==> 12-18: inputs <==
==> flow/design.v <==
module mult(input [3:0] a, input [3:0] b, output reg [8:0] c
    );
always@(*)
c= a*b;
endmodule
module ad(input [8:0] a1, input [8:0] b1, output reg [9:0] c1
    );
always@(*)
c1= a1+b1;
endmodule
module ad2(input [8:0] a2, input [9:0] b2, output reg [10:0] c2
    );
always@(*)
c2= a2+b2;
endmodule
module ad3(input [8:0] a3, input [10:0] b3, output reg [11:0] c3
    );
always@(*)
c3= a3+b3;
endmodule
`timescale 1ns / 1ps
module mem_ram (input clk, wren, 
                input [3:0] d11,input [3:0] d12,input [3:0] d13,input [3:0] d14,input [3:0] d15,input [3:0] d16,input [3:0] d17,input [3:0]d18,
					 input [3:0] d21,input [3:0] d22,input [3:0] d23,input [3:0] d24,input [3:0] d25,input [3:0] d26,input [3:0] d27,input [3:0]d28,
					 input [3:0] d31,input [3:0] d32,input [3:0] d33,input [3:0] d34,input [3:0] d35,input [3:0] d36,input [3:0] d37,input [3:0]d38,
					 input [3:0] d41,input [3:0] d42,input [3:0] d43,input [3:0] d44,input [3:0] d45,input [3:0] d46,input [3:0] d47,input [3:0]d48,
					 input [3:0] r1,input [3:0] r2,
					 input [3:0] r3,input [3:0] r4,
					 output [11:0] w_sum11,
					 output [11:0] w_sum12,
					 output [11:0] w_sum13,
					 output [11:0] w_sum14,
					 output [11:0] w_sum15,
					 output [11:0] w_sum16,
					 output [11:0] w_sum17,
					 output [11:0] w_sum18
					 );
  reg [31:0] mem [3:0];  
  wire [8:0] p11, p21,p31,p41;
  wire [8:0] p12, p22,p32,p42;
  wire [8:0] p13, p23,p33,p43;
  wire [8:0] p14, p24,p34,p44;
  wire [8:0] p15, p25,p35,p45;
  wire [8:0] p16, p26,p36,p46;
  wire [8:0] p17, p27,p37,p47;
  wire [8:0] p18, p28,p38,p48;
wire [9:0] s11,s12,s13,s14,s15,s16,s17,s18;
wire [10:0] s21,s22,s23,s24,s25,s26,s27,s28;
wire [11:0] s31,s32,s33,s34,s35,s36,s37,s38;
  always @(posedge clk) 
      begin
            if (wren) begin
                mem[0][31-:4]<=d11;
					 mem[0][27-:4] <=d12;
					 mem[0][23-:4]<=d13;
					 mem[0][19-:4]<=d14;
					 mem[0][15-:4]<=d15;
					 mem[0][11-:4]<=d16;
					 mem[0][7-:4]<=d17;
					 mem[0][3-:4]<=d18;
					 mem[1][31-:4]<=d21;
					 mem[1][27-:4] <=d22;
					 mem[1][23-:4]<=d23;
					 mem[1][19-:4]<=d24;
					 mem[1][15-:4]<=d25;
					 mem[1][11-:4]<=d26;
					 mem[1][7-:4]<=d27;
					 mem[1][3-:4]<=d28;
					 mem[2][31-:4]<=d31;
					 mem[2][27-:4] <=d32;
					 mem[2][23-:4]<=d33;
					 mem[2][19-:4]<=d34;
					 mem[2][15-:4]<=d35;
					 mem[2][11-:4]<=d36;
					 mem[2][7-:4]<=d37;
					 mem[2][3-:4]<=d38;
					 mem[3][31-:4]<=d41;
					 mem[3][27-:4] <=d42;
					 mem[3][23-:4]<=d43;
					 mem[3][19-:4]<=d44;
					 mem[3][15-:4]<=d45;
					 mem[3][11-:4]<=d46;
					 mem[3][7-:4]<=d47;
					 mem[3][3-:4]<=d48;
            end
		end		 
generate
   mult m11(.a(r1),
				.b(mem[0][31-:4]),
				.c(p11) 
				);
	mult m21(
	         .a(r2),
				.b(mem[1][31-:4]),
				.c(p21)
	         );		
   mult m31(
	         .a(r3),
				.b(mem[2][31-:4]),
				.c(p31)
	         );		
   mult m41(
	         .a(r4),
				.b(mem[3][31-:4]), 
				.c(p41)
	         );	
  ad add11 ( 
            .a1(p11),
				.b1(p21),
				.c1(s11)
           );  
  ad2 add21 (
            .b2(s11),
				.a2(p31),
				.c2(s21)
          );
  ad3 add31 (
             .b3(s21),
				 .a3(p41),
				 .c3(s31)
				 );
    mult m12(.a(r1),
				.b(mem[0][27-:4]),
				.c(p12)
				);
	mult m22(
	         .a(r2),
				.b(mem[1][27-:4]),
				.c(p22)
	         );		
   mult m32(
	         .a(r3),
				.b(mem[2][27-:4]),
				.c(p32)
	         );		
   mult m42(
	         .a(r4),
				.b(mem[3][27-:4]), 
				.c(p42)
	         );	
  ad add12 ( 
            .a1(p12),
				.b1(p22),
				.c1(s12)
           );  
  ad2 add22 (
            .b2(s12),
				.a2(p32),
				.c2(s22)
          );
  ad3 add32 (
             .b3(s22),
				 .a3(p42),
				 .c3(s32)
				 );
   mult m13(.a(r1),
				.b(mem[0][23-:4]),
				.c(p13)
				);
	mult m23(
	         .a(r2),
				.b(mem[1][23-:4]),
				.c(p23)
	         );		
   mult m33(
	         .a(r3),
				.b(mem[2][23-:4]),
				.c(p33)
	         );		
   mult m43(
	         .a(r4),
				.b(mem[3][23-:4]), 
				.c(p43)
	         );	
  ad add13 ( 
            .a1(p13),
				.b1(p23),
				.c1(s13)
           );  
  ad2 add23 (
            .b2(s13),
				.a2(p33),
				.c2(s23)
          );
  ad3 add33 (
             .b3(s23),
				 .a3(p43),
				 .c3(s33)
				 );
  mult m14(.a(r1),
				.b(mem[0][19-:4]),
				.c(p14)
				);
	mult m24(
	         .a(r2),
				.b(mem[1][19-:4]),
				.c(p24)
	         );		
   mult m34(
	         .a(r3),
				.b(mem[2][19-:4]),
				.c(p34)
	         );		
   mult m44(
	         .a(r4),
				.b(mem[3][19-:4]), 
				.c(p44)
	         );	
  ad add14 ( 
            .a1(p14),
				.b1(p24),
				.c1(s14)
           );  
  ad2 add24 (
            .b2(s14),
				.a2(p34),
				.c2(s24)
          );
  ad3 add34 (
             .b3(s24),
				 .a3(p44),
				 .c3(s34)
				 );
  mult m15(.a(r1),
				.b(mem[0][15-:4]),
				.c(p15)
				);
	mult m25(
	         .a(r2),
				.b(mem[1][15-:4]),
				.c(p25)
	         );		
   mult m35(
	         .a(r3),
				.b(mem[2][15-:4]),
				.c(p35)
	         );		
   mult m45(
	         .a(r4),
				.b(mem[3][15-:4]), 
				.c(p45)
	         );	
  ad add15 ( 
            .a1(p15),
				.b1(p25),
				.c1(s15)
           );  
  ad2 add25 (
            .b2(s15),
				.a2(p35),
				.c2(s25)
          );
  ad3 add35 (
             .b3(s25),
				 .a3(p45),
				 .c3(s35)
				 );
   mult m16(.a(r1),
				.b(mem[0][11-:4]),
				.c(p16)
				);
	mult m26(
	         .a(r2),
				.b(mem[1][11-:4]),
				.c(p26)
	         );		
   mult m36(
	         .a(r3),
				.b(mem[2][11-:4]),
				.c(p36)
	         );		
   mult m46(
	         .a(r4),
				.b(mem[3][11-:4]), 
				.c(p46)
	         );	
  ad add16 ( 
            .a1(p16),
				.b1(p26),
				.c1(s16)
           );  
  ad2 add26 (
            .b2(s16),
				.a2(p36),
				.c2(s26)
          );
  ad3 add36 (
             .b3(s26),
				 .a3(p46),
				 .c3(s36)
				 );
   mult m17(.a(r1),
				.b(mem[0][7-:4]),
				.c(p17)
				);
	mult m27(
	         .a(r2),
				.b(mem[1][7-:4]),
				.c(p27)
	         );		
   mult m37(
	         .a(r3),
				.b(mem[2][7-:4]),
				.c(p37)
	         );		
   mult m47(
	         .a(r4),
				.b(mem[3][7-:4]), 
				.c(p47)
	         );	
  ad add17 ( 
            .a1(p17),
				.b1(p27),
				.c1(s17)
           );  
  ad2 add27 (
            .b2(s17),
				.a2(p37),
				.c2(s27)
          );
  ad3 add37 (
             .b3(s27),
				 .a3(p47),
				 .c3(s37)
				 );
  mult m18(.a(r1),
				.b(mem[0][3-:4]),
				.c(p18)
				);
	mult m28(
	         .a(r2),
				.b(mem[1][3-:4]),
				.c(p28)
	         );		
   mult m38(
	         .a(r3),
				.b(mem[2][3-:4]),
				.c(p38)
	         );		
   mult m48(
	         .a(r4),
				.b(mem[3][3-:4]), 
				.c(p48)
	         );	
  ad add18 ( 
            .a1(p18),
				.b1(p28),
				.c1(s18)
           );  
  ad2 add28 (
            .b2(s18),
				.a2(p38),
				.c2(s28)
          );
  ad3 add38 (
             .b3(s28),
				 .a3(p48),
				 .c3(s38)
				 );
assign w_sum11 =s31;
assign w_sum12 =s32;
assign w_sum13 =s33;
assign w_sum14 =s34;
assign w_sum15 =s35;
assign w_sum16 =s36;
assign w_sum17 =s37;
assign w_sum18 =s38;
endgenerate
endmodule
==> flow/run.sh <==
#!/bin/bash
# the make line also repeats each setting of config.mk as NAME=value (left out here)
make -C /OpenROAD-flow-scripts/flow DESIGN_CONFIG=/design/flow/config.mk WORK_HOME=/design/flow/orfs CLKGATE_MAP_FILE= finish
==> flow/config.mk <==
export PLATFORM = sky130hd
export DESIGN_NAME = mem_ram
export DESIGN_NICKNAME = mem_ram
export VERILOG_FILES = /design/flow/design.v
export SDC_FILE = /design/flow/constraint.sdc
export NUM_CORES = 4
export LEC_CHECK = 0
export CAP_MARGIN = 40
export CORE_MARGIN = 2
export CORE_UTILIZATION = 68
export CTS_CLUSTER_SIZE = 50
export HOLD_SLACK_MARGIN = -0.08
export SLEW_MARGIN = 20
==> flow/constraint.sdc <==
create_clock -name core_clock -period 6.67 [get_ports {clk}]
set_input_delay 1.3340 -clock core_clock [delete_from_list [all_inputs] [get_ports {clk}]]
set_output_delay 1.3340 -clock core_clock [all_outputs]
set_load 0.01 [all_outputs]
==> 11-13: changes against 12-18 <==
Settings changed: CAP_MARGIN 40 to 15, CORE_UTILIZATION 68 to 70, CTS_CLUSTER_DIAMETER set to 38, CTS_CLUSTER_SIZE 50 to 34, HOLD_SLACK_MARGIN -0.08 to not set.
==> flow/constraint.sdc (replaced) <==
create_clock -name core_clock -period 7.09 [get_ports {clk}]
set_input_delay 1.4180 -clock core_clock [delete_from_list [all_inputs] [get_ports {clk}]]
set_output_delay 1.4180 -clock core_clock [all_outputs]
set_load 0.01 [all_outputs]
==> results <==
quantity	12-18	11-13
CP max stage delay	0.78 ns	0.74 ns
Non-filler cells, final	3062	3065
Via Count	19500	22300
Relative slew slack	0.402	0.158
Layout Cell Area excl Fill	29400 um^2	29300 um^2
Initial core utilization	0.691	0.712
Run status	finished with violations	finished with violations
Layout check failures	negative setup slack	negative setup slack
Nets	3455	3444
Setup Viol. Count Final	65	66
Placed cell count	2923	2904
DP HPWL	41600 um	42100 um
Sequential cell area share	0.131	0.131
Setup crit end	w_sum11[10]	w_sum14[7]
Number of instances resized during post-cts repair	584	621
Met3 capacity usage during global routing	0.135	0.236
